## design/flow/design.v

```verilog
module comparator_9(
	output	[7:0]		out, 
	input					clk, 
	input					ldFilter, 
	input		[1:0]		selFilter, 
	input		[7:0]		in1, 
	input		[7:0]		in2, 
	input		[7:0]		in3, 
	input		[7:0]		in4, 
	input		[7:0]		in5, 
	input		[7:0]		in6, 
	input		[7:0]		in7, 
	input		[7:0]		in8, 
	input		[7:0]		in9
); 
wire	[7:0] max11, max12, max13, max21, max22, max23, max3; 
wire 	[7:0] med11, med12, med13, med21, med22, med23, med3; 
wire	[7:0]	min11, min12, min13, min21, min22, min23, min3; 
wire			en1, en2, en3; 
assign en1 = (ldFilter == 1) && (selFilter == 1); 
assign en2 = (ldFilter == 1) && (selFilter == 2); 
assign en3 = (ldFilter == 1) && (selFilter == 3); 
comparator comp11(.max (max11), .med (med11), .min (min11), .clk (clk), .en (en1), .in_1 (in1), .in_2 (in2), .in_3 (in3)); 
comparator comp12(.max (max12), .med (med12), .min (min12), .clk (clk), .en (en1), .in_1 (in4), .in_2 (in5), .in_3 (in6));
comparator comp13(.max (max13), .med (med13), .min (min13), .clk (clk), .en (en1), .in_1 (in7), .in_2 (in8), .in_3 (in9));
comparator comp21(.max (max21), .med (med21), .min (min21), .clk (clk), .en (en2), .in_1 (max11), .in_2 (max12), .in_3 (max13));
comparator comp22(.max (max22), .med (med22), .min (min22), .clk (clk), .en (en2), .in_1 (med11), .in_2 (med12), .in_3 (med13));
comparator comp23(.max (max23), .med (med23), .min (min23), .clk (clk), .en (en2), .in_1 (min11), .in_2 (min12), .in_3 (min13));
comparator comp3(.max (max3), .med (med3), .min (min3), .clk (clk), .en (en3), .in_1 (min21), .in_2 (med22), .in_3 (max23));
assign out = med3; 
endmodule
module comparator(
	output reg	[7:0]	max, 
	output reg	[7:0]	med, 
	output reg	[7:0]	min,
	input					clk, 
	input					en, 
	input			[7:0]	in_1, 
	input			[7:0]	in_2, 
	input			[7:0]	in_3
);
always@(posedge clk)
begin
	if(en)
	begin
	  if((in_1 >= in_2) && (in_1 >= in_3) && (in_2 >= in_3)) begin max <= in_1; med <= in_2; min <= in_3; end 
	  else if((in_1 >= in_2) && (in_1 >= in_3) && (in_3 >= in_2)) begin max <= in_1; med <= in_3; min <= in_2; end
	  else if((in_2 >= in_1) && (in_2 >= in_3) && (in_1 >= in_3)) begin max <= in_2; med <= in_1; min <= in_3; end
	  else if((in_2 >= in_1) && (in_2 >= in_3) && (in_3 >= in_1)) begin max <= in_2; med <= in_3; min <= in_1; end
	  else if((in_3 >= in_1) && (in_3 >= in_2) && (in_1 >= in_2)) begin max <= in_3; med <= in_1; min <= in_2; end
	  else if((in_3 >= in_1) && (in_3 >= in_2) && (in_2 >= in_1)) begin max <= in_3; med <= in_2; min <= in_1; end
	end
end
endmodule
module CU(
	output reg				ldAddr, 
	output reg	[2:0]		selAddr, 
	output reg				ldImage, 
	output reg	[2:0]		selImage, 
	output reg				ldFilter, 
	output reg 	[1:0]		selFilter, 
	output reg				done,
	input						clk, 
	input						rst
); 
reg	[3:0]	state; 
parameter S0 = 4'b0000, S1 = 4'b0001, S2 = 4'b0010, S3 = 4'b0011, S4 = 4'b0100, 
  S5 = 4'b0101, S6 = 4'b0110, S7 = 4'b0111, S8 = 4'b1000; 
parameter LENGTH = 640, WIDTH = 480; 
always@(posedge clk or negedge rst)
begin 
	if(!rst)	begin 
	  state <= 0;
	  ldAddr <= 0;			selAddr <= 0; 
	  ldImage <= 0;		selImage <= 0; 
	  ldFilter <= 0;		selFilter <= 0;  
	  done <= 0;  
	end
	else
	begin
		  ldAddr <= 0;			selAddr <= 0; 
		  ldImage <= 0;		selImage <= 0; 
		  ldFilter <= 0;		selFilter <= 0;  
		  done <= 0; 
		  case(state)
		  S0: 	begin state <= S1; 	ldAddr <= 1; 	selAddr <= 1; 		end 
		  S1: 	begin state <= S2; 	ldAddr <= 1; 	selAddr <= 2;  ldImage <= 1; 	selImage <= 1; end
		  S2: 	begin state <= S3; 	ldAddr <= 1; 	selAddr <= 3;  ldImage <= 1; 	selImage <= 2; end
		  S3: 	begin state <= S4; 	ldAddr <= 1; 	selAddr <= 4;  ldImage <= 1; 	selImage <= 3; end
		  S4: 	begin state <= S5; 	ldAddr <= 1; 	selAddr <= 5;  ldImage <= 1; 	selImage <= 4; end
		  S5: 	begin state <= S6;   ldImage <= 1; 	selImage <= 5; end		  
		  S6: 	begin state <= S7; 	ldFilter <= 1; 	selFilter <= 1; 	end 
		  S7: 	begin state <= S8; 	ldFilter <= 1; 	selFilter <= 2; 	end
		  S8: 	begin state <= S0; 	ldFilter <= 1; 	selFilter <= 3;   done <= 1; 	end
        default: begin state <= S0; end
        endcase
	end
end
endmodule 
module DU(
	output 		[7:0]		out, 
	output reg	[18:0]	out_address, 
	output reg				out_valid, 
	output		[18:0]	address_a, 
	output		[18:0]	address_b, 
	input			[7:0]		q_a, 
	input			[7:0]		q_b, 
	input 					clk, 
	input						rst, 
	input						ldAddr, 
	input			[2:0]		selAddr, 
	input 					ldImage,  
	input 		[2:0] 	selImage, 
	input 					ldFilter, 
	input 		[1:0]		selFilter, 
	input                done 
); 
reg 	[18:0]	addr_a; 
reg	[18:0]	addr_b; 
reg 	[7:0] 	in1;  
reg 	[7:0] 	in2; 
reg 	[7:0] 	in3;
reg 	[7:0] 	in4;  
reg 	[7:0] 	in5;  
reg 	[7:0] 	in6;  
reg 	[7:0] 	in7;  
reg 	[7:0] 	in8;  
reg 	[7:0] 	in9;
reg [10:0] column;
reg [9:0] row;
reg [1:0] extra_bits;
reg				ldImage_d; 
reg	[2:0]		selImage_d; 
reg				ldFilter_d; 
reg	[1:0]		selFilter_d; 
parameter LENGTH = 480, WIDTH = 640; 
always@(posedge clk or negedge rst)
begin 
  if(!rst) begin 
    ldImage_d <= 0; selImage_d <= 0; 
    ldFilter_d <= 0; selFilter_d <= 0; 
    out_valid <= 0; 
  end 
  else begin 
    ldImage_d <= ldImage; selImage_d <= selImage; 
    ldFilter_d <= ldFilter; selFilter_d <= selFilter; 
    out_valid <= ldFilter_d && (selFilter_d == 3); 
  end 
end
always@(posedge clk or negedge rst)
begin 
  if(!rst) begin 
    column <= 0; row <= 0; 
  end 
  else if(done) begin 
    if(column == LENGTH - 1) 
	   begin column <= 0; row <= (row == WIDTH - 1) ? 10'd0 : row + 1; end 
	 else column <= column + 1; 
  end
end
always@(posedge clk)
begin 
  if(done) out_address <= LENGTH * row + column; 
end
always@(posedge clk or negedge rst) begin
  if(!rst) begin
    addr_a <= 0; addr_b <= 0;
  end
  else if(ldAddr) begin
  if(row > 0 && row < (WIDTH - 1) && column > 0 && column < (LENGTH - 1) ) begin
    case(selAddr)
    1: begin 	{extra_bits, addr_a} <= LENGTH * (row - 1) + column - 1 ; 	
	  			   {extra_bits, addr_b} <= LENGTH * (row - 1) + column; 	
		 end 
    2: begin 	{extra_bits, addr_a} <= LENGTH * (row - 1) + column + 1; 	
				   {extra_bits, addr_b} <= LENGTH * row + column - 1; 			
		 end
    3: begin 	{extra_bits, addr_a} <= LENGTH * row + column; 	
				   {extra_bits, addr_b} <= LENGTH * row + column + 1; 	
		 end
    4: begin 	{extra_bits, addr_a} <= LENGTH * (row + 1) + column - 1; 	
				   {extra_bits, addr_b} <= LENGTH * (row + 1) + column; 	
		 end
    5: begin 	{extra_bits, addr_a} <= LENGTH * (row + 1) + column + 1;
		 end
  endcase
  end
  else if ((row == 0) || (column == 0) || (column == (LENGTH-1)) || (row == (WIDTH-1) )) begin
    if(selAddr != 0)
    begin  {extra_bits, addr_a} <= LENGTH * row + column; 
			  {extra_bits, addr_b} <= LENGTH * row + column;
			  end
  end 
  end  
  end  
assign address_a = addr_a; 
assign address_b = addr_b; 
always@(posedge clk)
begin 
  if(ldImage_d) 
  begin 
    case(selImage_d)
	 1: begin in1 <= q_a; in2 <= q_b; end 
	 2: begin in3 <= q_a; in4 <= q_b; end
	 3: begin in5 <= q_a; in6 <= q_b; end
	 4: begin in7 <= q_a; in8 <= q_b; end
	 5: begin in9 <= q_a; end
    endcase 
  end 
end
comparator_9 comp(	
	.out				(out), 
	.clk				(clk), 
	.ldFilter		(ldFilter_d), 
	.selFilter		(selFilter_d), 
	.in1				(in1), 
	.in2				(in2), 
	.in3				(in3), 
	.in4				(in4), 
	.in5				(in5), 
	.in6				(in6), 
	.in7				(in7), 
	.in8				(in8), 
	.in9				(in9)
);
endmodule 
module medianFilter(
	output	[7:0]		out, 
	output 	[18:0]	out_address, 
	output				out_valid, 
	output	[18:0]	address_a, 
	output	[18:0]	address_b, 
	input		[7:0]		q_a, 
	input		[7:0]		q_b, 
	input					clk, 
	input 				rst
); 
wire 			ldAddr; 
wire			ldImage; 
wire 			ldFilter; 
wire 			done; 
wire	[2:0]	selAddr; 
wire 	[1:0]	selFilter; 
wire 	[2:0]	selImage; 
DU du(
	.out					(out), 
	.out_address		(out_address), 
	.out_valid			(out_valid), 
	.address_a			(address_a), 
	.address_b			(address_b), 
	.q_a					(q_a), 
	.q_b					(q_b), 
	.clk					(clk), 
	.rst					(rst), 
	.ldAddr				(ldAddr), 
	.selAddr				(selAddr), 
	.ldImage				(ldImage), 
	.selImage			(selImage), 
	.ldFilter			(ldFilter), 
	.selFilter			(selFilter), 
	.done             (done)
); 
CU	cu(
	.ldAddr				(ldAddr), 
	.selAddr				(selAddr), 
	.ldImage				(ldImage), 
	.selImage			(selImage), 
	.ldFilter			(ldFilter), 
	.selFilter			(selFilter), 
	.done					(done), 
	.clk					(clk), 
	.rst					(rst)
); 
endmodule 
```

## design/flow/run.sh

```bash
#!/bin/bash
# the make line also repeats each setting of config.mk as NAME=value (left out here)
make -C /OpenROAD-flow-scripts/flow DESIGN_CONFIG=/design/flow/config.mk WORK_HOME=/design/flow/orfs CLKGATE_MAP_FILE= finish
```

## design/flow/config.mk

```make
export PLATFORM = sky130hd
export DESIGN_NAME = medianFilter
export DESIGN_NICKNAME = medianFilter
export VERILOG_FILES = /design/flow/design.v
export SDC_FILE = /design/flow/constraint.sdc
export NUM_CORES = 4
export LEC_CHECK = 0
export CAP_MARGIN = 10
export CELL_PAD_IN_SITES_DETAIL_PLACEMENT = 1
export CORE_ASPECT_RATIO = 0.54
export CORE_MARGIN = 2
export CORE_UTILIZATION = 44
export CTS_CLUSTER_DIAMETER = 57
export CTS_CLUSTER_SIZE = 43
export GPL_TIMING_DRIVEN = 0
export HOLD_SLACK_MARGIN = 0.03
export SETUP_SLACK_MARGIN = 1.47
export SLEW_MARGIN = 15
```

## design/flow/constraint.sdc

```tcl
create_clock -name core_clock -period 7.0 [get_ports {clk}]
set_input_delay 1.4000 -clock core_clock [delete_from_list [all_inputs] [get_ports {clk}]]
set_output_delay 1.4000 -clock core_clock [all_outputs]
set_load 0.01 [all_outputs]
```

==> flow_metrics.tcl, run 1 <==
# flow metrics
set metrics [dict create \
    ir_drop_mv 0.198 \
    fin_util_pct 55.3 \
    rows 62 \
    arrival_ns 6.56 \
    slowest_stage "fa_1" \
    cp_max_fo 6 \
    synth.logic.top_family "AND-OR/OR-AND gates" \
    fin_skew_ns 0.0379 \
    syn_inst 2576 \
    yosys_warnings 3 \
    tightest_slew_ns 1.01 \
    wire_per_inst_um 28.9 \
    clockPowerShare_pct 45.3 \
    nets 3162 \
    reg2reg_from "du.row[0]" \
    clk_pin_slew_worst_paths_ns 0.11 \
    coreArea_um2 53600 \
    fp_util_pct 44.9 \
    area_growth_syn_to_layout_pct 23.1 \
    dpl.cell_count 3403 \
    clk_latency_ns 0.59 \
    numCtsBuffers 22 \
    routed_wl_mm 103 \
    route.antenna.remaining_nets 0 \
    grt_pass1_wl_mm 145 \
    common_cells "ha_1, inv_1, edfxtp_1" \
    die-area_um2 56700 \
    synthMuxAreaShare_pct 2.42 \
    leakagePower_nw 12.7 \
    power_combinational_w 0.0000380 \
    htree_levels 1 \
    grt_max_degree 48 \
    finalCritPeriodShare_pct 87.1 \
    finalSetupViolations 0 \
    dpl_worst_slack_ns -0.498 \
    clk_path_buf_depth 3 \
    async_reset_ff_share_pct 31.1 \
    cts_tree "yes" \
    synthFlopType "edfxtp_1" \
    intPower_w 0.00247 \
    cp-start-kind "register" \
    warning_count 76 \
    grt_pass1_vias 22700 \
    final_cells 3561 \
    cp_data_required_time_ns 7.47 \
    whs_path_depth 0 \
    yosysCellCount 2576 \
    yosys_area_um2 24100 \
    drt_iter0_drc 2801 \
    worst_path_largest_cell_delay_ns 0.54 \
    ys_ff 283 \
    reg2regPathDepth 25 \
    critPathBufInv 7 \
    ys_seq_share_pct 33.5 \
    drv_cap 0 \
    dp_hpwl_mm 75.5 \
    relSlewSlack_pct 32.5 \
    hp-class "reg2reg" \
    hp-start "cu.ldFilter" \
    portBuffers 83 \
    pwr_density_cell_nw_per_um2 112 \
    n_fill_cell 5876 \
    finalHoldViolations 0 \
    p_sw_w 0.000849 \
    overflow 0 \
    p_clk_w 0.00151 \
    synth-compound-area-share_pct 20.6 \
    grt_setup_unrepaired "true" \
    swShare_pct 25.6 \
    edf_count 195 \
    place_congestion 1.01 \
    synthXorXnorAreaFrac_pct 4.80 \
    p_total_w 0.00332 \
    die_h_um 176 \
    finalWorstSetupSlack_ns 0.904 \
    cp_common_cell "ha_4" \
    synth_cell_type_count 102 \
    via_per_inst 6.44 \
    fmax_ghz 0.164 \
    crit_cells 25 \
    via_count 23000 \
    p_seq_w 0.00178 \
    combPwrFrac_pct 1.1 \
    synth.most_common_cell "ha_1" \
    fp_nets 2932 \
    cp_top_family "adder cells" \
    top_area_share_pct 24.3 \
    topCellsByArea "edfxtp_1, ha_1, dfrtp_1" \
    drc 0 \
    critical_path_class "reg2reg" \
    cp-endpoint "du.addr_a[15]" \
    status "timing/DRC/antenna clean" \
    root_buffer "clkbuf_16" \
    rr_endpoint "du.addr_a[15]" \
    cts_hold_buf 0 \
    cts.sinks 283 \
    ys_sh_simple_pct 14.7 \
    first_pass_iters 6 \
    endpoint_kind "register" \
    holdPathEnd "du.ldFilter_d" \
    syn_area_per_cell_um2 9.35 \
    track_usage_pct 34.3 \
    io_pins 84 \
    period_needed_ns 6.10 \
    seq_power_share_pct 53.5 \
    setup.worst_path.start "du.row[0]" \
    die_width_um 322 \
    report.final.slew_viol_count 0 \
    antenna_found_initial 4 \
    power.largest_group "sequential cells" \
    yosys.area.top_type "edfxtp_1" \
    regToRegSetupSlack_ns 0.90 \
    syn_area_um2 24100 \
    ys_sh_adder_pct 19.1 \
]
[per-layer routing]
layer  GRT usage (%)  vias up  share of wire, %
li1                -     9868                 -
met1            52.2    11600                46
met2            43.4     1264                38
met3            16.2      188                14
met4            5.02        4               2.1
met5           0.342        -             0.043
[layout make-up]
| class | instances | area (µm²) | area share, % |
|---|---|---|---|
| timing repair buffer | 205 | 1890 | 6.36 |
| multi-input combinational | 1977 | 16600 | 56.1 |
| clock buffer | 23 | 576 | 1.94 |
| sequential | 283 | 8070 | 27.2 |
| inverter | 258 | 1010 | 3.42 |
| antenna | 3 | 7.51 | 0.0253 |
| tap | 736 | 921 | 3.11 |
| buffer | 58 | 251 | 0.849 |
| clock inverter | 17 | 290 | 0.980 |
| timing repair inverter | 1 | 5.00 | 0.0169 |
[metrics by stage]
stage,cell area [µm²],setup TNS [ns],hold WS [ns]
after detailed placement,26000,-2.51,0.339
after CTS,28500,0,0.362
after floorplan,24100,0,0.331
final,29600,0,0.360
after global placement,25900,-1.34,0.332
after global routing,29600,0,0.370
[what timing repair did]
| action | CTS | global route |
|---|---|---|
| resized | 191 | 133 |
| buffers inserted | 62 | 52 |
| pin swaps | 61 | 74 |
| endpoints found under the setup margin | 25 | 17 |
| gates cloned | 1 | 0 |
==> run 2, diff against run 1 <==
Settings changed: ABC_AREA set to 1, CELL_PAD_IN_SITES_DETAIL_PLACEMENT 1 to not set, CELL_PAD_IN_SITES_GLOBAL_PLACEMENT set to 1, CORE_ASPECT_RATIO 0.54 to 0.63, CORE_UTILIZATION 44 to 68, CTS_CLUSTER_DIAMETER 57 to not set, CTS_CLUSTER_SIZE 43 to not set, GPL_ROUTABILITY_DRIVEN set to 1, GPL_TIMING_DRIVEN 0 to not set, HOLD_SLACK_MARGIN 0.03 to not set, PLACE_DENSITY_LB_ADDON set to 0.09, SETUP_SLACK_MARGIN 1.47 to -0.04, SLEW_MARGIN 15 to 20, TNS_END_PERCENT set to 5.
Clock period 7.0 ns to 4.01 ns, I/O delays scaled along.
==> run 2 against run 1 <==
Net effect:
- the flow now stops in 3_1_place_gp_skip_io
- synthesized cell count grew 27%
- area after synthesis grew 5.0%
- die size decreased by 32%
==> flow_metrics.tcl, run 2 <==
# implementation run metrics
set metrics [dict create \
    common_cells "nand2_1, inv_1, ha_1" \
    yosys_warnings 3 \
    synth.most_common_cell "nand2_1" \
    top_area_share_pct 23.2 \
    ys_seq_share_pct 31.9 \
    yosysCellCount 3273 \
    error "[ERROR FLW-0024] Place density exceeds 1.0 (current PLACE_DENSITY_LB_ADDON =  0.09). Please check if the value of  PLACE_DENSITY_LB_ADDON is between 0 and 0.99." \
    ys_sh_simple_pct 22.1 \
    die_width_um 247 \
    synthXorXnorAreaFrac_pct 2.42 \
    ys_ff 283 \
    synth.logic.top_family "simple AND/OR/NAND/NOR gates" \
    die-area_um2 38800 \
    synth-compound-area-share_pct 16.4 \
    yosys_area_um2 25300 \
    ys_sh_adder_pct 18.0 \
    synthMuxAreaShare_pct 0.0891 \
    die_h_um 157 \
    topCellsByArea "edfxtp_1, ha_1, nand2_1" \
    async_reset_ff_share_pct 31.1 \
    yosys.area.top_type "edfxtp_1" \
    synthFlopType "edfxtp_1" \
    fp_nets 3629 \
    fp_util_pct 69.7 \
    syn_area_um2 25300 \
    failed_stage "3_1_place_gp_skip_io" \
    synth_cell_type_count 68 \
    coreArea_um2 36300 \
    edf_count 195 \
    syn_inst 3273 \
    syn_area_per_cell_um2 7.72 \
    rows 55 \
    status "did not finish" \
]
==> run 3, diff against run 2 <==
Settings changed: ABC_AREA 1 to not set, CAP_MARGIN 10 to 20, CELL_PAD_IN_SITES_GLOBAL_PLACEMENT 1 to not set, CORE_ASPECT_RATIO 0.63 to not set, CORE_UTILIZATION 68 to 42, CTS_CLUSTER_SIZE set to 62, GPL_ROUTABILITY_DRIVEN 1 to not set, MAX_ROUTING_LAYER set to met4, PLACE_DENSITY_LB_ADDON 0.09 to 0.03, SETUP_SLACK_MARGIN -0.04 to 0.73, SLEW_MARGIN 20 to 30, TNS_END_PERCENT 5 to 30.
Clock period 4.01 ns to 3.83 ns, I/O delays scaled along.
==> run 3 against run 2 <==
Net effect:
- the layout now fails its checks (negative setup slack)
- die size increased by 53%
- area after synthesis down 4.7%
- synthesized cell count fell by 21%
==> flow_metrics.tcl, run 3 <==
# flow metrics
set metrics [dict create \
    status "complete, but fails checks" \
    checkFailReasons "negative setup slack" \
    diodes 0 \
    p_sw_w 0.00146 \
    grt_setup_unrepaired "true" \
    via_per_inst 5.68 \
    finalCritPeriodShare_pct 138 \
    crit_chain "clkinvlp_4, ha_4, xor2_2, ha_1, inv_2, fa_2, inv_2, ha_4, a21o_1, a21oi_4, xnor2_2, ha_4, or2_4, o32a_1, buf_4, a21boi_4, or3_4, and4_4, nand4_4, or4_4, a21oi_2, o311ai_1, a2bb2oi_1" \
    route.antenna.remaining_nets 0 \
    io_pins 84 \
    critical_path_class "reg2reg" \
    cts_tree "yes" \
    placed_cell_area_um2 29000 \
    pwr_density_cell_nw_per_um2 194 \
    syn_inst 2576 \
    synth_cell_type_count 102 \
    tightest_slew_ns 0.734 \
    wire_per_inst_um 21.7 \
    hp-class "in2async" \
    endpoint_kind "register" \
    seq_power_share_pct 48.7 \
    grt_pass1_wl_mm 131 \
    leakagePower_nw 15.1 \
    p_total_w 0.00668 \
    warning_count 77 \
    clockPowerShare_pct 50.4 \
    die_h_um 243 \
    power.largest_group "the clock network" \
    fin_util_pct 60.9 \
    die-area_um2 59300 \
    crit_cells 23 \
    topCellsByArea "edfxtp_1, ha_1, dfrtp_1" \
    dpl.cell_count 3759 \
    nets 3530 \
    drv_cap 0 \
    rows 87 \
    async_reset_ff_share_pct 31.1 \
    yosys.area.top_type "edfxtp_1" \
    power_combinational_w 0.0000584 \
    htree_levels 2 \
    cp-endpoint "du.addr_a[16]" \
    arrival_ns 5.75 \
    period_needed_ns 5.27 \
    p_seq_w 0.00325 \
    worst_path_largest_cell_delay_ns 0.56 \
    edf_count 195 \
    synth-compound-area-share_pct 20.6 \
    reg2reg_from "du.row[0]" \
    dpl_worst_slack_ns -1.58 \
    yosys_area_um2 24100 \
    cp_data_required_time_ns 4.31 \
    grt_pass1_vias 22700 \
    fp_nets 2932 \
    p_clk_w 0.00337 \
    cp_max_fo 6 \
    stdcell_area_um2 34400 \
    die_width_um 243 \
    cp_common_cell "ha_4" \
    fmax_ghz 0.190 \
    reg2regPathDepth 23 \
    synth.most_common_cell "ha_1" \
    yosys_warnings 3 \
    common_cells "ha_1, inv_1, edfxtp_1" \
    synth.logic.top_family "AND-OR/OR-AND gates" \
    ys_sh_simple_pct 14.7 \
    yosysCellCount 2576 \
    ir_drop_mv 0.294 \
    synthMuxAreaShare_pct 2.42 \
    fp_util_pct 42.6 \
    finalHoldViolations 0 \
    syn_area_per_cell_um2 9.35 \
    root_buffer "clkbuf_16" \
    fin_skew_ns 0.0281 \
    syn_area_um2 24100 \
    report.final.slew_viol_count 0 \
    via_count 22500 \
    swShare_pct 21.8 \
    synthXorXnorAreaFrac_pct 4.80 \
    drt_iter0_drc 1377 \
    ys_ff 283 \
    clk_path_buf_depth 3 \
    grt_max_degree 77 \
    ys_sh_adder_pct 19.1 \
    track_usage_pct 29.2 \
    finalWorstSetupSlack_ns -1.44 \
    top_area_share_pct 24.3 \
    setup.worst_path.start "du.row[0]" \
    combPwrFrac_pct 0.9 \
    place_congestion 0.973 \
    cts.sinks 283 \
    cp_top_family "adder cells" \
    first_pass_iters 5 \
    rr_endpoint "du.addr_a[16]" \
    finalSetupViolations 29 \
    portBuffers 83 \
    ys_seq_share_pct 33.5 \
    final_cells 3955 \
    regToRegSetupSlack_ns -1.44 \
    overflow 0 \
    dp_hpwl_mm 65.9 \
    slowest_stage "fa_2" \
    intPower_w 0.00523 \
    area_growth_syn_to_layout_pct 42.8 \
    coreArea_um2 56500 \
    drc 0 \
    clk_pin_slew_worst_paths_ns 0.07 \
    routed_wl_mm 85.9 \
    cp-start-kind "register" \
    critPathBufInv 4 \
    antenna_found_initial 0 \
    synthFlopType "edfxtp_1" \
    relSlewSlack_pct 50.9 \
    numCtsBuffers 36 \
    clk_latency_ns 0.56 \
]
[run 3: area by class of cell]
cell class,instances,area (µm²)
tap,756,946
clock inverter,24,246
fill,4729,22100
inverter,258,981
clock buffer,39,912
timing repair buffer,618,5260
multi-input combinational,1977,18000
sequential,283,8060
[run 3: routing by layer]
metal  wire length (µm)  global-route usage, %
met5                  0                      -
met4               4710                   14.0
met3               3290                   2.72
met2              44700                   52.4
met1              33200                   32.7
[run 3: metrics by stage]
step / hold WS (ns) / setup TNS (ns)
after floorplan: 0.331 / -17.54
after global placement: 0.335 / -27.43
after detailed placement: 0.337 / -29.07
after CTS: 0.241 / -25.44
after global routing: 0.268 / -31.63
final: 0.215 / -26.81
[run 3: repair_timing]
item,4_1_cts,5_1_grt
endpoints found under the setup margin,201,206
resized,349,312
buffers inserted,73,60
gates cloned,0,0
hold buffers,0,0
pin swaps,152,195
==> run 4, diff against run 3 <==
Settings changed: CELL_PAD_IN_SITES_DETAIL_PLACEMENT set to 0, CORE_ASPECT_RATIO set to 1.72, CORE_UTILIZATION 42 to 68, CTS_CLUSTER_SIZE 62 to not set, GPL_ROUTABILITY_DRIVEN set to 1, GPL_TIMING_DRIVEN set to 1, MAX_ROUTING_LAYER met4 to not set, PLACE_DENSITY_LB_ADDON 0.03 to not set, SETUP_SLACK_MARGIN 0.73 to -0.44, SLEW_MARGIN 30 to 10, TNS_END_PERCENT 30 to not set.
Clock period 3.83 ns to 5.78 ns, I/O delays scaled along.
==> run 4 against run 3 <==
Net effect:
- the layout still fails its checks (negative setup slack)
- wire length down 4.5%
- register-to-register slack better by 1.3 ns
- count of clock-buffer cells in the layout down 7
- global-route usage up 15 points
- flip-flop count unchanged
- critical path depth unchanged
- largest cell class unchanged
- largest power group is now sequential cells
==> flow_metrics.tcl, run 4 <==
# flow metrics
set metrics [dict create \
    status "complete, but fails checks" \
    checkFailReasons "negative setup slack" \
    p_total_w 0.00408 \
    grt_pass1_wl_mm 126 \
    seq_power_share_pct 52.8 \
    slowest_stage "xor2_1" \
    critPathBufInv 3 \
    combPwrFrac_pct 1.0 \
    hold_slack_ns 0.355 \
    cts.sinks 283 \
    holdPathEnd "du.ldFilter_d" \
    die-area_um2 37000 \
    regToRegSetupSlack_ns -0.18 \
    diodes 0 \
    portBuffers 83 \
    fmax_ghz 0.168 \
    postCtsSetupBuffers 0 \
    first_pass_iters 8 \
    hp-class "reg2reg" \
    p_clk_w 0.00189 \
    reg2regPathDepth 23 \
    synth_cell_type_count 102 \
    pwr_density_cell_nw_per_um2 151 \
    arrival_ns 6.46 \
    cp_data_required_time_ns 6.28 \
    period_needed_ns 5.96 \
    synth.logic.top_family "AND-OR/OR-AND gates" \
    die_width_um 147 \
    numCtsBuffers 27 \
    clk_latency_ns 0.58 \
    power_combinational_w 0.0000391 \
    hp-start "cu.ldFilter" \
    clk_pin_slew_worst_paths_ns 0.07 \
    overflow 0 \
    die_h_um 251 \
    leakagePower_nw 12.1 \
    area_growth_syn_to_layout_pct 12.2 \
    finalSetupViolations 5 \
    fp_nets 2932 \
    fin_util_pct 77.1 \
    drt_iter0_drc 1833 \
    nets 3084 \
    via_per_inst 6.90 \
    worst_path_largest_cell_delay_ns 0.66 \
    edf_count 195 \
    synthFlopType "edfxtp_1" \
    antenna_found_initial 2 \
    swShare_pct 20.7 \
    synth-compound-area-share_pct 20.6 \
    synth.most_common_cell "ha_1" \
    dp_hpwl_mm 63.2 \
    syn_area_um2 24100 \
    critical_path_class "reg2reg" \
    ys_ff 283 \
    dpl.cell_count 3157 \
    placed_cell_area_um2 26000 \
    yosys_area_um2 24100 \
    synthMuxAreaShare_pct 2.42 \
    grt_pass1_vias 22800 \
    yosysCellCount 2576 \
    syn_area_per_cell_um2 9.35 \
    yosys_warnings 3 \
    n_fill_cell 2358 \
    whs_path_depth 0 \
    cts_tree "yes" \
    report.final.slew_viol_count 0 \
    fin_skew_ns 0.0328 \
    ys_seq_share_pct 33.5 \
    ys_sh_adder_pct 19.1 \
    common_cells "ha_1, inv_1, edfxtp_1" \
    relSlewSlack_pct 30.4 \
    via_count 22100 \
    rows 90 \
    p_sw_w 0.000844 \
    ys_sh_simple_pct 14.7 \
    syn_inst 2576 \
    power.largest_group "sequential cells" \
    track_usage_pct 44.5 \
    stdcell_area_um2 27000 \
    finalHoldViolations 0 \
    crit_chain "inv_1, ha_1, a21bo_2, nand2_1, nand2_1, xnor2_1, xor2_1, xor2_1, fa_1, inv_1, ha_1, or2_1, a211o_1, a31o_1, a21o_1, xor2_1, buf_4, xnor2_1, mux2i_1, or4_1, a21oi_1, o311ai_1, a2bb2oi_1" \
    tightest_slew_ns 1.03 \
    topCellsByArea "edfxtp_1, ha_1, dfrtp_1" \
    crit_cells 23 \
    io_pins 84 \
    cp_max_fo 6 \
    p_seq_w 0.00215 \
    ir_drop_mv 0.222 \
    finalWorstSetupSlack_ns -0.184 \
    async_reset_ff_share_pct 31.1 \
    endpoint_kind "register" \
    routed_wl_mm 82.1 \
    final_cells 3208 \
    cp_common_cell "xor2_1" \
    top_area_share_pct 24.3 \
    warning_count 76 \
    clockPowerShare_pct 46.3 \
    cp-start-kind "register" \
    cp-endpoint "du.addr_a[16]" \
    route.antenna.remaining_nets 0 \
    reg2reg_from "du.row[1]" \
    setup.worst_path.start "du.row[1]" \
    grt_max_degree 55 \
    intPower_w 0.00324 \
    place_congestion 1.04 \
    htree_levels 1 \
    synthXorXnorAreaFrac_pct 4.80 \
    wire_per_inst_um 25.6 \
    drv_cap 0 \
    root_buffer "clkbuf_16" \
    finalCritPeriodShare_pct 103 \
    coreArea_um2 35000 \
    rr_endpoint "du.addr_a[16]" \
    drc 0 \
    clk_path_buf_depth 3 \
    yosys.area.top_type "edfxtp_1" \
    cp_top_family "XOR/XNOR gates" \
    fp_util_pct 68.8 \
]
run 4: per-layer routing:
layer	vias up	wire, µm	global-route usage (%)
met2	1429	40500	77.9
met5	-	30	0
met1	10300	24000	40.3
met4	4	11700	48.8
li1	9728	-	-
met3	648	5900	8.48
run 4: layout make-up:
type	count	area [µm²]	area share, %
inverter	258	968	3.58
sequential	283	8060	29.8
timing repair buffer	181	1580	5.85
clock inverter	17	210	0.778
clock buffer	32	716	2.65
multi-input combinational	1977	14900	55.2
tap	460	576	2.13
run 4: per-stage QoR:
stage,setup slack (ns),TNS [ns]
after floorplan,0.0750,0
after global placement,-0.623,-0.623
after detailed placement,-0.246,-0.329
after CTS,-0.249,-0.317
after global routing,-0.464,-3.16
final,-0.184,-0.485
run 4: repair_timing:
action,4_1_cts,5_1_grt
endpoints found under the setup margin,0,3
hold buffers,0,0
hold endpoints to repair,0,0
resized,0,9
==> run 5, diff against run 4 <==
Settings changed: CAP_MARGIN 20 to 30, CELL_PAD_IN_SITES_DETAIL_PLACEMENT 0 to not set, CELL_PAD_IN_SITES_GLOBAL_PLACEMENT set to 0, CORE_ASPECT_RATIO 1.72 to not set, CORE_UTILIZATION 68 to 35, CTS_CLUSTER_DIAMETER set to 176, GPL_ROUTABILITY_DRIVEN 1 to not set, HOLD_SLACK_MARGIN set to 0.07, PLACE_DENSITY set to 0.71, SETUP_SLACK_MARGIN -0.44 to not set, SLEW_MARGIN 10 to 15, TNS_END_PERCENT set to 20.
Clock period 5.78 ns to 7.49 ns, I/O delays scaled along.
==> run 5 against run 4 <==
Net effect:
- now clean on timing, DRC and antenna
- total power down 19%
- synthesized cell count unchanged
- final cell count grew 11%
- sequential share of layout area decreased by 0.15 points
- global-route usage shrank 26 points
- largest power group unchanged
- flip-flop count unchanged
- critical path depth decreased by 3
- fmax fell by 6.1%
- critical path type unchanged
- hold slack got worse by 0.0080 ns
- count of clock-buffer cells in the layout is 10 higher
==> flow_metrics.tcl, run 5 <==
# flow metrics
set metrics [dict create \
    synthMuxAreaShare_pct 2.42 \
    clk_latency_ns 0.57 \
    grt_pass1_wl_mm 106 \
    synth.logic.top_family "AND-OR/OR-AND gates" \
    setup.worst_path.start "du.row[0]" \
    rr_endpoint "du.addr_a[18]" \
    combPwrFrac_pct 0.8 \
    antenna_found_initial 0 \
    pwr_density_cell_nw_per_um2 122 \
    rows 96 \
    yosysCellCount 2576 \
    overflow 0 \
    p_clk_w 0.00163 \
    htree_levels 2 \
    cp_common_cell "inv_1" \
    via_per_inst 5.59 \
    critPathBufInv 3 \
    drc 0 \
    root_buffer "clkbuf_16" \
    tightest_slew_ns 0.988 \
    syn_inst 2576 \
    endpoint_kind "register" \
    cp_data_required_time_ns 7.93 \
    first_pass_iters 5 \
    clk_path_buf_depth 3 \
    coreArea_um2 68300 \
    route.antenna.remaining_nets 0 \
    portBuffers 83 \
    postCtsSetupBuffers 0 \
    placed_cell_area_um2 26000 \
    synth.most_common_cell "ha_1" \
    yosys.area.top_type "edfxtp_1" \
    routed_wl_mm 66.2 \
    swShare_pct 22.0 \
    via_count 20000 \
    synth-compound-area-share_pct 20.6 \
    place_congestion 0.948 \
    p_total_w 0.00333 \
    drt_iter0_drc 1412 \
    stdcell_area_um2 27200 \
    clk_pin_slew_worst_paths_ns 0.06 \
    grt_max_degree 56 \
    ys_sh_simple_pct 14.7 \
    fmax_ghz 0.157 \
    worst_path_largest_cell_delay_ns 0.62 \
    finalSetupViolations 0 \
    syn_area_um2 24100 \
    p_seq_w 0.00166 \
    n_fill_cell 6648 \
    cp-endpoint "du.addr_a[18]" \
    leakagePower_nw 11.8 \
    dpl.cell_count 3511 \
    die_h_um 266 \
    power.largest_group "sequential cells" \
    fin_skew_ns 0.0286 \
    ir_drop_mv 0.126 \
    power_combinational_w 0.0000282 \
    whs_path_depth 0 \
    synthFlopType "edfxtp_1" \
    nets 3024 \
    synthXorXnorAreaFrac_pct 4.80 \
    ctsResizeCount 0 \
    top_area_share_pct 24.3 \
    drv_cap 0 \
    critical_path_class "reg2reg" \
    warning_count 74 \
    yosys_warnings 3 \
    clockPowerShare_pct 49.1 \
    ys_seq_share_pct 33.5 \
    numCtsBuffers 35 \
    hp-start "cu.selImage[2]" \
    cp_top_family "adder cells" \
    synth_cell_type_count 102 \
    relSlewSlack_pct 33.5 \
    grt_setup_unrepaired "false" \
    cp_max_fo 12 \
    slowest_stage "dfrtp_1" \
    holdPathEnd "du.selImage_d[2]" \
    finalCritPeriodShare_pct 84.8 \
    status "timing/DRC/antenna clean" \
    async_reset_ff_share_pct 31.1 \
    diodes 0 \
    track_usage_pct 18.7 \
    finalHoldViolations 0 \
    fin_setup_tns_ns 0 \
    fp_util_pct 35.2 \
    die_width_um 266 \
    fp_nets 2932 \
    cp-start-kind "register" \
    wire_per_inst_um 18.5 \
    arrival_ns 6.79 \
    cts_hold_buf 0 \
    die-area_um2 70900 \
    reg2reg_from "du.row[0]" \
    io_pins 84 \
    area_growth_syn_to_layout_pct 12.8 \
    final_cells 3575 \
    intPower_w 0.00260 \
    crit_chain "ha_1, and3_1, nand2_1, xnor2_1, inv_1, fa_1, inv_1, fa_1, inv_1, ha_1, a21o_1, a41oi_1, xnor2_2, nor4b_2, mux2i_1, a211oi_1, nand4_1, xnor2_1, mux2i_1, a31oi_1" \
    report.final.slew_viol_count 0 \
    common_cells "ha_1, inv_1, edfxtp_1" \
    ys_ff 283 \
    ys_sh_adder_pct 19.1 \
    crit_cells 20 \
    topCellsByArea "edfxtp_1, ha_1, dfrtp_1" \
    edf_count 195 \
    syn_area_per_cell_um2 9.35 \
    regToRegSetupSlack_ns 1.14 \
    yosys_area_um2 24100 \
    hp-class "reg2reg" \
    cts.sinks 283 \
    cts_tree "yes" \
    p_sw_w 0.000731 \
    dp_hpwl_mm 51.5 \
    reg2regPathDepth 20 \
    seq_power_share_pct 50.0 \
    period_needed_ns 6.35 \
    grt_pass1_vias 19200 \
]
## run 5: per-layer routing
metal / vias up / part of all wire (%) / global-route usage (%)
li1: 9620 / - / -
met1: 9501 / 43 / 24.9
met2: 686 / 46 / 30.1
met3: 160 / 6.7 / 2.87
met4: 0 / 4.4 / 8.00
met5: - / 0 / 0
## run 5: stage by stage
| stage | utilization (%) | setup WS (ns) | hold WS, ns |
|---|---|---|---|
| detailed placement | 38.1 | 1.16 | 0.335 |
| global placement | 38.0 | 1.32 | 0.334 |
| floorplan | - | 1.79 | 0.331 |
| global route | 39.7 | 0.733 | 0.357 |
| finish | 39.7 | 1.14 | 0.347 |
| CTS | 39.7 | 1.11 | 0.348 |
## run 5: layout make-up
cell class                      count  area, µm²  area share, %
Clock buffer                       42        912           3.36
Clock inverter                     20        185          0.682
Inverter                          258        968           3.57
Multi-Input combinational cell   1977      14900           54.7
Sequential cell                   283       8060           29.7
Tap cell                          882       1100           4.06
Timing Repair Buffer              113       1080           3.96
==> run 6, diff against run 5 <==
Settings changed: ABC_AREA set to 1, CAP_MARGIN 30 to 15, CELL_PAD_IN_SITES_GLOBAL_PLACEMENT 0 to not set, CORE_UTILIZATION 35 to 72, CTS_CLUSTER_DIAMETER 176 to 319, CTS_CLUSTER_SIZE set to 98, GPL_TIMING_DRIVEN 1 to not set, HOLD_SLACK_MARGIN 0.07 to 0.29, PLACE_DENSITY 0.71 to 0.39, SETUP_SLACK_MARGIN set to 0.97, SLEW_MARGIN 15 to 20, TNS_END_PERCENT 20 to 10.
Clock period 7.49 ns to 3.28 ns, I/O delays scaled along.
==> run 6 against run 5 <==
Net effect:
- the flow now stops in 5_1_grt
- area after synthesis up 5.0%
- synthesized cell count rose by 27%
- die size shrank 48%
==> flow_metrics.tcl, run 6 <==
# implementation run metrics
set metrics [dict create \
    die_h_um 191 \
    die_width_um 191 \
    htree_levels 1 \
    overflow 8 \
    io_pins 84 \
    root_buffer "clkbuf_16" \
    ys_sh_adder_pct 18.0 \
    synthFlopType "edfxtp_1" \
    yosysCellCount 3273 \
    failed_stage "5_1_grt" \
    synth_cell_type_count 68 \
    die-area_um2 36600 \
    placed_cell_area_um2 29300 \
    coreArea_um2 34500 \
    syn_inst 3273 \
    common_cells "nand2_1, inv_1, ha_1" \
    syn_area_per_cell_um2 7.72 \
    synth.logic.top_family "simple AND/OR/NAND/NOR gates" \
    yosys_area_um2 25300 \
    status "did not finish" \
    top_area_share_pct 23.2 \
    ys_sh_simple_pct 22.1 \
    numCtsBuffers 6 \
    ys_seq_share_pct 31.9 \
    dpl_worst_slack_ns -2.01 \
    fp_util_pct 73.2 \
    synthXorXnorAreaFrac_pct 2.42 \
    place_congestion 1.04 \
    yosys_warnings 3 \
    error "[ERROR GRT-0116] Global routing finished with congestion. Check the congestion regions in the DRC Viewer." \
    syn_area_um2 25300 \
    async_reset_ff_share_pct 31.1 \
    rows 68 \
    synth.most_common_cell "nand2_1" \
    ys_ff 283 \
    portBuffers 83 \
    cts.sinks 283 \
    dp_hpwl_mm 65.5 \
    topCellsByArea "edfxtp_1, ha_1, nand2_1" \
    track_usage_pct 66.4 \
    synthMuxAreaShare_pct 0.0891 \
    yosys.area.top_type "edfxtp_1" \
    clk_path_buf_depth 3 \
    edf_count 195 \
    synth-compound-area-share_pct 16.4 \
    fp_nets 3629 \
]
[run 6: per-layer routing]
layer	GRT overflow	GRT usage, %
met1	0	66.4
met2	5	86.4
met3	1	48.8
met4	2	61.3
met5	0	25.1
[run 6: stage by stage]
step           instances  power (W)
4_1_cts             4152    0.00525
2_1_floorplan       3273    0.00387
3_5_place_dp        4120    0.00394
3_3_place_gp        4120    0.00393
[run 6: repair_timing]
action,4_1_cts
setup endpoints to repair,268
hold endpoints to repair,77
gates cloned,0
pin swaps,100
gates resized,222
hold buffers,1
buffers inserted,23
==> run 7, diff against run 6 <==
Settings changed: ABC_AREA 1 to not set, CAP_MARGIN 15 to 20, CELL_PAD_IN_SITES_DETAIL_PLACEMENT set to 2, CELL_PAD_IN_SITES_GLOBAL_PLACEMENT set to 3, CORE_UTILIZATION 72 to 48, CTS_CLUSTER_DIAMETER 319 to not set, CTS_CLUSTER_SIZE 98 to not set, HOLD_SLACK_MARGIN 0.29 to -0.03, MIN_ROUTING_LAYER set to met2, PLACE_DENSITY 0.39 to 0.69, SETUP_SLACK_MARGIN 0.97 to 1.41, TNS_END_PERCENT 10 to not set.
Clock period 3.28 ns to 7.0 ns, I/O delays scaled along.
==> run 7 against run 6 <==
Net effect:
- the flow stops in 4_1_cts
- area after synthesis fell by 4.7%
- synthesized cell count down 21%
- die size rose by 42%
==> flow_metrics.tcl, run 7 <==
# implementation run metrics
set metrics [dict create \
    dp_hpwl_mm 77.5 \
    ys_ff 283 \
    status "did not finish" \
    yosys_warnings 3 \
    synth_cell_type_count 102 \
    die_h_um 228 \
    dpl_worst_slack_ns 0.541 \
    die-area_um2 52000 \
    yosys_area_um2 24100 \
    common_cells "ha_1, inv_1, edfxtp_1" \
    fp_util_pct 48.3 \
    synthXorXnorAreaFrac_pct 4.80 \
    die_width_um 228 \
    syn_inst 2576 \
    async_reset_ff_share_pct 31.1 \
    syn_area_per_cell_um2 9.35 \
    ys_sh_adder_pct 19.1 \
    synth.most_common_cell "ha_1" \
    rows 82 \
    fp_nets 2932 \
    failed_stage "4_1_cts" \
    edf_count 195 \
    portBuffers 83 \
    topCellsByArea "edfxtp_1, ha_1, dfrtp_1" \
    synth.logic.top_family "AND-OR/OR-AND gates" \
    synth-compound-area-share_pct 20.6 \
    top_area_share_pct 24.3 \
    io_pins 84 \
    place_congestion 1.11 \
    error "[ERROR DPL-0033] detailed placement checks failed during check placement." \
    synthMuxAreaShare_pct 2.42 \
    ys_sh_simple_pct 14.7 \
    ys_seq_share_pct 33.5 \
    synthFlopType "edfxtp_1" \
    yosys.area.top_type "edfxtp_1" \
    syn_area_um2 24100 \
    coreArea_um2 49900 \
    yosysCellCount 2576 \
]
[run 7: stage by stage]
step	instances	utilization (%)	area [µm²]
after floorplan	2576	-	24100
after global placement	3311	51.8	25800
after detailed placement	3311	51.8	25800
==> run 8, diff against run 7 <==
Settings changed: ABC_AREA set to 1, CELL_PAD_IN_SITES_DETAIL_PLACEMENT 2 to not set, CELL_PAD_IN_SITES_GLOBAL_PLACEMENT 3 to not set, CORE_UTILIZATION 48 to 69, CTS_CLUSTER_DIAMETER set to 30, HOLD_SLACK_MARGIN -0.03 to not set, MIN_ROUTING_LAYER met2 to not set, PLACE_DENSITY 0.69 to 0.6, SETUP_SLACK_MARGIN 1.41 to 1.46.
Clock period 7.0 ns to 5.63 ns, I/O delays scaled along.
==> run 8 against run 7 <==
Net effect:
- the run fails in 5_1_grt
- area after synthesis rose by 5.0%
- die size shrank 27%
- synthesized cell count increased by 27%
==> flow_metrics.tcl, run 8 <==
# implementation run metrics
set metrics [dict create \
    status "did not finish" \
    failed_stage "5_1_grt" \
    error "[ERROR GRT-0232] Routing congestion too high. Check the congestion heatmap in the GUI." \
    yosys.area.top_type "edfxtp_1" \
    htree_levels 2 \
    syn_area_per_cell_um2 7.72 \
    ys_seq_share_pct 31.9 \
    dpl.cell_count 3805 \
    overflow 41 \
    coreArea_um2 36300 \
    die-area_um2 38200 \
    clk_path_buf_depth 3 \
    die_h_um 195 \
    syn_area_um2 25300 \
    portBuffers 83 \
    rows 70 \
    die_width_um 195 \
    async_reset_ff_share_pct 31.1 \
    syn_inst 3273 \
    io_pins 84 \
    synthXorXnorAreaFrac_pct 2.42 \
    yosys_warnings 3 \
    synthMuxAreaShare_pct 0.0891 \
    synth-compound-area-share_pct 16.4 \
    ys_sh_adder_pct 18.0 \
    edf_count 195 \
    cts_hold_buf 0 \
    synth.logic.top_family "simple AND/OR/NAND/NOR gates" \
    fp_util_pct 69.5 \
    yosys_area_um2 25300 \
    dpl_worst_slack_ns 0.151 \
    track_usage_pct 67.4 \
    yosysCellCount 3273 \
    fp_nets 3629 \
    numCtsBuffers 57 \
    synth.most_common_cell "nand2_1" \
    synthFlopType "edfxtp_1" \
    root_buffer "clkbuf_16" \
    common_cells "nand2_1, inv_1, ha_1" \
    ys_ff 283 \
    place_congestion 1.09 \
    top_area_share_pct 23.2 \
    synth_cell_type_count 68 \
    cts.sinks 283 \
    topCellsByArea "edfxtp_1, ha_1, nand2_1" \
    ys_sh_simple_pct 22.1 \
    dp_hpwl_mm 61.2 \
]
run 8: what timing repair did:
| item | in CTS |
|---|---|
| resized | 147 |
| setup buffers | 50 |
| pin swaps | 56 |
| endpoints found under the setup margin | 22 |
run 8: stage by stage:
stage | hold WS (ns) | utilization (%) | total power [W] | cell area [µm²]
floorplan | 0.331 | - | 0.00226 | 25400
CTS | 0.348 | 82.0 | 0.00567 | 29800
global placement | 0.334 | 73.8 | 0.00229 | 26800
detailed placement | 0.336 | 73.8 | 0.00229 | 26800
run 8: per-layer routing:
metal | overflow | GRT usage (%)
met4 | 15 | 60.8
met1 | 2 | 67.9
met5 | 0 | 26.2
met3 | 2 | 50.3
met2 | 22 | 87.1
==> run 9, diff against run 8 <==
Settings changed: ABC_AREA 1 to 0, CORE_UTILIZATION 69 to 72, CTS_CLUSTER_DIAMETER 30 to 392, CTS_CLUSTER_SIZE set to 97, SETUP_SLACK_MARGIN 1.46 to 0.88, TNS_END_PERCENT set to 10.
Clock period 5.63 ns to 5.36 ns, I/O delays scaled along.
==> run 9 against run 8 <==
Net effect:
- the flow again stops in 5_1_grt
- die size shrank 8.5%
- synthesized cell count shrank 21%
- area after synthesis shrank 4.7%
==> flow_metrics.tcl, run 9 <==
# implementation run metrics
set metrics [dict create \
    synthMuxAreaShare_pct 2.42 \
    synth.most_common_cell "ha_1" \
    async_reset_ff_share_pct 31.1 \
    synth.logic.top_family "AND-OR/OR-AND gates" \
    fp_util_pct 73.6 \
    die_width_um 187 \
    rows 66 \
    synthFlopType "edfxtp_1" \
    die_h_um 187 \
    synth_cell_type_count 102 \
    top_area_share_pct 24.3 \
    edf_count 195 \
    yosys_warnings 3 \
    synthXorXnorAreaFrac_pct 4.80 \
    ys_sh_adder_pct 19.1 \
    yosysCellCount 2576 \
    cts.sinks 283 \
    status "did not finish" \
    portBuffers 83 \
    failed_stage "5_1_grt" \
    fp_nets 2932 \
    htree_levels 1 \
    yosys_area_um2 24100 \
    dp_hpwl_mm 56.9 \
    dpl.cell_count 3184 \
    ys_seq_share_pct 33.5 \
    die-area_um2 34900 \
    dpl_worst_slack_ns -0.234 \
    error "[ERROR GRT-0232] Routing congestion too high. Check the congestion heatmap in the GUI." \
    yosys.area.top_type "edfxtp_1" \
    ys_sh_simple_pct 14.7 \
    common_cells "ha_1, inv_1, edfxtp_1" \
    overflow 61 \
    placed_cell_area_um2 26500 \
    ys_ff 283 \
    coreArea_um2 32700 \
    clk_path_buf_depth 3 \
    syn_area_um2 24100 \
    syn_area_per_cell_um2 9.35 \
    synth-compound-area-share_pct 20.6 \
    track_usage_pct 61.1 \
    place_congestion 1.06 \
    numCtsBuffers 6 \
    cts_hold_buf 0 \
    syn_inst 2576 \
    root_buffer "clkbuf_16" \
    topCellsByArea "edfxtp_1, ha_1, dfrtp_1" \
    io_pins 84 \
]
[run 9: stage by stage]
stage / hold WS [ns] / setup TNS, ns
after detailed placement: 0.337 / -0.946
after floorplan: 0.331 / 0
after global placement: 0.333 / -0.0919
after CTS: 0.389 / 0
[run 9: routing by layer]
metal	GRT overflow	global-route usage [%]
met4	24	51.8
met2	31	81.3
met5	0	11.1
met3	2	36.2
met1	4	68.2
[run 9: timing repair]
action,4_1_cts
buffers inserted,51
gates cloned,0
resized,134
pin swaps,85
endpoints found under the setup margin,23
==> run 10, diff against run 9 <==
Settings changed: ABC_AREA 0 to 1, CELL_PAD_IN_SITES_DETAIL_PLACEMENT set to 2, CELL_PAD_IN_SITES_GLOBAL_PLACEMENT set to 1, CORE_ASPECT_RATIO set to 0.75, CORE_MARGIN 2 to 8, CORE_UTILIZATION 72 to 28, CTS_CLUSTER_DIAMETER 392 to 182, CTS_CLUSTER_SIZE 97 to not set, GPL_ROUTABILITY_DRIVEN set to 1, GPL_TIMING_DRIVEN set to 0, HOLD_SLACK_MARGIN set to 0.07, MAX_ROUTING_LAYER set to met4, MIN_ROUTING_LAYER set to met2, PLACE_DENSITY 0.6 to not set, PLACE_DENSITY_LB_ADDON set to 0.29, SETUP_SLACK_MARGIN 0.88 to -0.44, SLEW_MARGIN 20 to 30, TNS_END_PERCENT 10 to not set.
Clock period 5.36 ns to 8.75 ns, I/O delays scaled along.
==> run 10 against run 9 <==
Net effect:
- now clean on timing, DRC and antenna
- area after synthesis is 5.0% higher
- synthesized cell count is 27% higher
- die size rose to 2.9 times the previous value
==> flow_metrics.tcl, run 10 <==
# flow metrics
set metrics [dict create \
    n_fill_cell 10300 \
    crit_chain "inv_1, fa_1, fa_1, inv_1, ha_1, a21oi_1, nand2_1, xor2_1, ha_1, a21oi_1, or2_2, nor2_1, nand2_1, nor2_1, xnor2_1, ha_1, inv_1, nor4_2, nand4_1, o211ai_1, o21ai_0, a21oi_1, o21ai_0, a31oi_1" \
    cts_tree "yes" \
    via_per_inst 7.23 \
    intPower_w 0.00239 \
    rows 95 \
    edf_count 195 \
    cts_hold_buf 0 \
    synthFlopType "edfxtp_1" \
    track_usage_pct 34.5 \
    seq_power_share_pct 44.8 \
    root_buffer "clkbuf_16" \
    finalHoldViolations 0 \
    report.final.slew_viol_count 0 \
    slowest_stage "nor4_2" \
    route.antenna.remaining_nets 0 \
    placed_cell_area_um2 27700 \
    drt_iter0_drc 5042 \
    yosys_area_um2 25300 \
    endpoint_kind "register" \
    routed_wl_mm 113 \
    yosys.area.top_type "edfxtp_1" \
    rr_endpoint "du.addr_b[17]" \
    ctsResizeCount 0 \
    regToRegSetupSlack_ns 1.11 \
    power_combinational_w 0.0000289 \
    area_growth_syn_to_layout_pct 15.2 \
    cp_top_family "adder cells" \
    syn_area_per_cell_um2 7.72 \
    worst_path_largest_cell_delay_ns 0.83 \
    die_width_um 363 \
    finalSetupViolations 0 \
    htree_levels 2 \
    cts.sinks 283 \
    fmax_ghz 0.131 \
    synthMuxAreaShare_pct 0.0891 \
    p_clk_w 0.00172 \
    syn_area_um2 25300 \
    ir_drop_mv 0.187 \
    crit_cells 24 \
    grt_max_degree 48 \
    stdcell_area_um2 29100 \
    synth.logic.top_family "simple AND/OR/NAND/NOR gates" \
    fin_setup_tns_ns 0 \
    yosys_warnings 3 \
    cp-start-kind "register" \
    arrival_ns 8.18 \
    reg2reg_from "du.row[2]" \
    numCtsBuffers 38 \
    portBuffers 83 \
    fin_skew_ns 0.0267 \
    clockPowerShare_pct 54.3 \
    hp-class "reg2reg" \
    clk_pin_slew_worst_paths_ns 0.06 \
    nets 3759 \
    pwr_density_cell_nw_per_um2 109 \
    async_reset_ff_share_pct 31.1 \
    grt_pass1_wl_mm 169 \
    top_area_share_pct 23.2 \
    critPathBufInv 3 \
    drc 0 \
    period_needed_ns 7.64 \
    layout.area.comb_um2 15000 \
    die-area_um2 100000 \
    grt_pass1_vias 39700 \
    ys_seq_share_pct 31.9 \
    fp_nets 3629 \
    dpl.cell_count 4575 \
    drv_cap 0 \
    wire_per_inst_um 24.3 \
    ys_sh_simple_pct 22.1 \
    reg2regPathDepth 24 \
    status "timing/DRC/antenna clean" \
    hp-start "cu.selFilter[1]" \
    dp_hpwl_mm 86.5 \
    combPwrFrac_pct 0.9 \
    overflow 0 \
    relSlewSlack_pct 29.2 \
    cp-endpoint "du.addr_b[17]" \
    regArea_um2 8060 \
    holdPathEnd "du.selFilter_d[1]" \
    setup.worst_path.start "du.row[2]" \
    power.largest_group "the clock network" \
    clk_latency_ns 0.63 \
    cp_max_fo 9 \
    die_h_um 276 \
    critical_path_class "reg2reg" \
    leakagePower_nw 13.9 \
    synth-compound-area-share_pct 16.4 \
    synth_cell_type_count 68 \
    via_count 33700 \
    swShare_pct 24.7 \
    topCellsByArea "edfxtp_1, ha_1, nand2_1" \
    clk_path_buf_depth 3 \
    final_cells 4655 \
    finalWorstSetupSlack_ns 1.11 \
    tightest_slew_ns 1.05 \
    cp_data_required_time_ns 9.29 \
    postCtsSetupBuffers 0 \
    io_pins 84 \
    antenna_found_initial 0 \
    grt_setup_unrepaired "false" \
    yosysCellCount 3273 \
    p_sw_w 0.000783 \
    syn_inst 3273 \
    common_cells "nand2_1, inv_1, ha_1" \
    dpl_worst_slack_ns 1.61 \
    synthXorXnorAreaFrac_pct 2.42 \
    fp_util_pct 28.2 \
    ys_ff 283 \
    p_seq_w 0.00142 \
    finalCritPeriodShare_pct 87.3 \
    warning_count 74 \
    whs_path_depth 0 \
    synth.most_common_cell "nand2_1" \
    place_congestion 1.00 \
    coreArea_um2 89500 \
    ys_sh_adder_pct 18.0 \
    first_pass_iters 9 \
]
## run 10: final cells by class
cell class	instances	area share, %
antenna	10	0.0859
buffer	56	0.885
clock buffer	44	3.55
clock inverter	26	1.02
inverter	546	7.04
multi-input combinational	2388	51.4
sequential	283	27.7
tap	1212	5.21
timing repair buffer	90	3.13
## run 10: per-layer routing
metal	vias up	wire [µm]	global-route usage (%)
met1	11500	0	-
li1	11300	-	-
met5	-	0	-
met3	779	54200	51.8
met4	0	6750	5.22
met2	10000	52200	35.5
## run 10: stage by stage
stage | hold WS [ns] | power (W) | utilization, %
global route | 0.363 | 0.00323 | 32.5
finish | 0.338 | 0.00318 | 32.5
CTS | 0.343 | 0.00317 | 32.5
detailed placement | 0.337 | 0.00148 | 31.0
global placement | 0.332 | 0.00148 | 30.9
floorplan | 0.331 | 0.00145 | -
==> run 11, diff against run 10 <==
Settings changed: ABC_AREA 1 to not set, CELL_PAD_IN_SITES_DETAIL_PLACEMENT 2 to 0, CELL_PAD_IN_SITES_GLOBAL_PLACEMENT 1 to not set, CORE_ASPECT_RATIO 0.75 to 1.06, CORE_MARGIN 8 to 2, CORE_UTILIZATION 28 to 68, CTS_CLUSTER_DIAMETER 182 to 37, GPL_TIMING_DRIVEN 0 to 1, HOLD_SLACK_MARGIN 0.07 to not set, MAX_ROUTING_LAYER met4 to not set, MIN_ROUTING_LAYER met2 to not set, PLACE_DENSITY_LB_ADDON 0.29 to not set, SETUP_SLACK_MARGIN -0.44 to 1.67, SLEW_MARGIN 30 to 10.
Clock period 8.75 ns to 5.78 ns, I/O delays scaled along.
==> run 11 against run 10 <==
Net effect:
- the flow now stops in 5_1_grt
- synthesized cell count decreased by 21%
- die size decreased by 63%
- area after synthesis shrank 4.7%
==> flow_metrics.tcl, run 11 <==
# implementation run metrics
set metrics [dict create \
    status "did not finish" \
    failed_stage "5_1_grt" \
    error "[ERROR GRT-0232] Routing congestion too high. Check the congestion heatmap in the GUI." \
    htree_levels 2 \
    coreArea_um2 34700 \
    synthXorXnorAreaFrac_pct 4.80 \
    async_reset_ff_share_pct 31.1 \
    yosys_warnings 3 \
    yosysCellCount 2576 \
    rows 70 \
    yosys_area_um2 24100 \
    portBuffers 83 \
    io_pins 84 \
    dpl_worst_slack_ns -0.151 \
    die-area_um2 36900 \
    synthMuxAreaShare_pct 2.42 \
    cts.sinks 283 \
    syn_inst 2576 \
    syn_area_per_cell_um2 9.35 \
    fp_nets 2932 \
    syn_area_um2 24100 \
    root_buffer "clkbuf_16" \
    place_congestion 1.00 \
    die_width_um 187 \
    synth_cell_type_count 102 \
    ys_ff 283 \
    dp_hpwl_mm 55.9 \
    ys_sh_adder_pct 19.1 \
    yosys.area.top_type "edfxtp_1" \
    edf_count 195 \
    synth-compound-area-share_pct 20.6 \
    overflow 142 \
    dpl.cell_count 3108 \
    die_h_um 198 \
    track_usage_pct 72.4 \
    synthFlopType "edfxtp_1" \
    cts_hold_buf 0 \
    ys_seq_share_pct 33.5 \
    topCellsByArea "edfxtp_1, ha_1, dfrtp_1" \
    clk_path_buf_depth 3 \
    top_area_share_pct 24.3 \
    ys_sh_simple_pct 14.7 \
    numCtsBuffers 43 \
    synth.most_common_cell "ha_1" \
    fp_util_pct 69.4 \
    common_cells "ha_1, inv_1, edfxtp_1" \
    synth.logic.top_family "AND-OR/OR-AND gates" \
]
==> run 11: timing repair <==
action,CTS
pin swaps,102
setup endpoints to repair,37
setup buffers,80
resized,178
==> run 11: metal layers <==
metal  GRT usage, %  GRT overflow
met3           57.7             9
met4           67.4            58
met1           74.0             4
met5           36.3             0
met2           88.0            71
==> run 11: per-stage QoR <==
stage / power (W) / instance area, µm²
after CTS: 0.00485 / 29000
after detailed placement: 0.00223 / 25900
after global placement: 0.00223 / 25900
after floorplan: 0.00220 / 24400
==> run 12, diff against run 11 <==
Settings changed: CELL_PAD_IN_SITES_DETAIL_PLACEMENT 0 to not set, CORE_ASPECT_RATIO 1.06 to not set, CORE_UTILIZATION 68 to 40, CTS_CLUSTER_DIAMETER 37 to not set, GPL_ROUTABILITY_DRIVEN 1 to not set, GPL_TIMING_DRIVEN 1 to not set, PLACE_DENSITY set to 0.6, SETUP_SLACK_MARGIN 1.67 to -0.54, SLEW_MARGIN 10 to 20.
Clock period 5.78 ns to 6.67 ns, I/O delays scaled along.
==> run 12 against run 11 <==
Net effect:
- now clean on timing, DRC and antenna
- synthesized cell count unchanged
- area after synthesis unchanged
- die size rose by 68%
==> flow_metrics.tcl, run 12 <==
# flow metrics
set metrics [dict create \
    fmax_ghz 0.159 \
    io_pins 84 \
    swShare_pct 21.4 \
    synth-compound-area-share_pct 20.6 \
    whs_path_depth 0 \
    cp_top_family "simple AND/OR/NAND/NOR gates" \
    rr_endpoint "du.addr_a[16]" \
    area_growth_syn_to_layout_pct 12.6 \
    die-area_um2 62200 \
    warning_count 74 \
    grt_max_degree 55 \
    slowest_stage "xnor2_1" \
    wire_per_inst_um 20.7 \
    first_pass_iters 6 \
    numCtsBuffers 35 \
    cp-start-kind "register" \
    drt_iter0_drc 1550 \
    portBuffers 83 \
    grt_pass1_wl_mm 113 \
    synthXorXnorAreaFrac_pct 4.80 \
    critical_path_class "reg2reg" \
    ctsResizeCount 0 \
    coreArea_um2 59200 \
    async_reset_ff_share_pct 31.1 \
    top_area_share_pct 24.3 \
    ys_seq_share_pct 33.5 \
    synth.logic.top_family "AND-OR/OR-AND gates" \
    nets 3029 \
    finalSetupViolations 0 \
    die_h_um 249 \
    ys_ff 283 \
    relSlewSlack_pct 31.9 \
    synth_cell_type_count 102 \
    crit_chain "inv_1, ha_1, a21bo_2, xnor2_1, xnor2_1, xnor2_1, fa_1, inv_1, ha_1, xnor2_1, ha_1, or2_2, o32a_1, a21boi_0, or3_1, and4_1, nand4_4, or4_1, a21oi_1, o311ai_1, a2bb2oi_1" \
    reg2regPathDepth 21 \
    leakagePower_nw 11.9 \
    cp_data_required_time_ns 7.16 \
    yosys_warnings 3 \
    fin_skew_ns 0.0247 \
    finalHoldViolations 0 \
    finalCritPeriodShare_pct 94.3 \
    cts.sinks 283 \
    regToRegSetupSlack_ns 0.38 \
    reg2reg_from "du.row[2]" \
    p_sw_w 0.000824 \
    topCellsByArea "edfxtp_1, ha_1, dfrtp_1" \
    n_fill_cell 5622 \
    fp_nets 2932 \
    yosys_area_um2 24100 \
    cp_common_cell "xnor2_1" \
    critPathBufInv 2 \
    syn_area_um2 24100 \
    clk_pin_slew_worst_paths_ns 0.06 \
    tightest_slew_ns 1.02 \
    overflow 0 \
    rows 89 \
    intPower_w 0.00302 \
    place_congestion 0.926 \
    holdPathEnd "du.selFilter_d[1]" \
    endpoint_kind "register" \
    track_usage_pct 23.0 \
    power_combinational_w 0.0000337 \
    pwr_density_cell_nw_per_um2 142 \
    arrival_ns 6.77 \
    die_width_um 249 \
    p_seq_w 0.00187 \
    synthFlopType "edfxtp_1" \
    drc 0 \
    fp_util_pct 40.6 \
    fin_util_pct 45.8 \
    via_count 20200 \
    drv_cap 0 \
    htree_levels 2 \
    common_cells "ha_1, inv_1, edfxtp_1" \
    synth.most_common_cell "ha_1" \
    yosys.area.top_type "edfxtp_1" \
    route.antenna.remaining_nets 0 \
    yosysCellCount 2576 \
    synthMuxAreaShare_pct 2.42 \
    diodes 0 \
    hp-start "cu.selFilter[1]" \
    period_needed_ns 6.29 \
    syn_inst 2576 \
    dp_hpwl_mm 56.4 \
    finalWorstSetupSlack_ns 0.382 \
    cts_hold_buf 0 \
    antenna_found_initial 2 \
    ir_drop_mv 0.150 \
    cts_tree "yes" \
    combPwrFrac_pct 0.9 \
    power.largest_group "the clock network" \
    dpl_worst_slack_ns 0.391 \
    fin_setup_tns_ns 0 \
    syn_area_per_cell_um2 9.35 \
    p_total_w 0.00384 \
    ys_sh_simple_pct 14.7 \
    report.final.slew_viol_count 0 \
    cp_max_fo 9 \
    stdcell_area_um2 27100 \
    crit_cells 21 \
    cp-endpoint "du.addr_a[16]" \
    ys_sh_adder_pct 19.1 \
    clk_latency_ns 0.56 \
    setup.worst_path.start "du.row[2]" \
    routed_wl_mm 71.8 \
    hp-class "reg2reg" \
    clockPowerShare_pct 50.5 \
    status "timing/DRC/antenna clean" \
    seq_power_share_pct 48.6 \
    grt_pass1_vias 20000 \
    placed_cell_area_um2 25900 \
    clk_path_buf_depth 3 \
    postCtsSetupBuffers 0 \
    p_clk_w 0.00194 \
    edf_count 195 \
    root_buffer "clkbuf_16" \
    worst_path_largest_cell_delay_ns 0.59 \
    via_per_inst 5.82 \
]
-- run 12: final cells by class --
cell class              instances  area [µm²]  area share, %
repair buffers                118        1090           4.03
flip-flops and latches        283        8060           29.7
well taps                     773         967           3.57
clock inverters                18         198          0.729
clock buffers                  46         958           3.54
inverters                     258         968           3.57
multi-input cells            1977       14900           54.8
-- run 12: routing by layer --
metal  up-vias  share of wire (%)  routed length, µm  GRT usage, %
li1       9627                  -                  -             -
met5         -                  0                  0             0
met1      9828                 46              33400          32.7
met3       119                6.1               4350          3.31
met2       641                 45              32100          36.2
met4         0                2.7               1970          7.13
-- run 12: through the flow --
stage / instances / hold slack (ns)
final: 3473 / 0.347
after global routing: 3473 / 0.357
after CTS: 3473 / 0.350
after detailed placement: 3409 / 0.336
after global placement: 3409 / 0.336
after floorplan: 2576 / 0.331
Power is estimated from default activity; no workload was simulated.
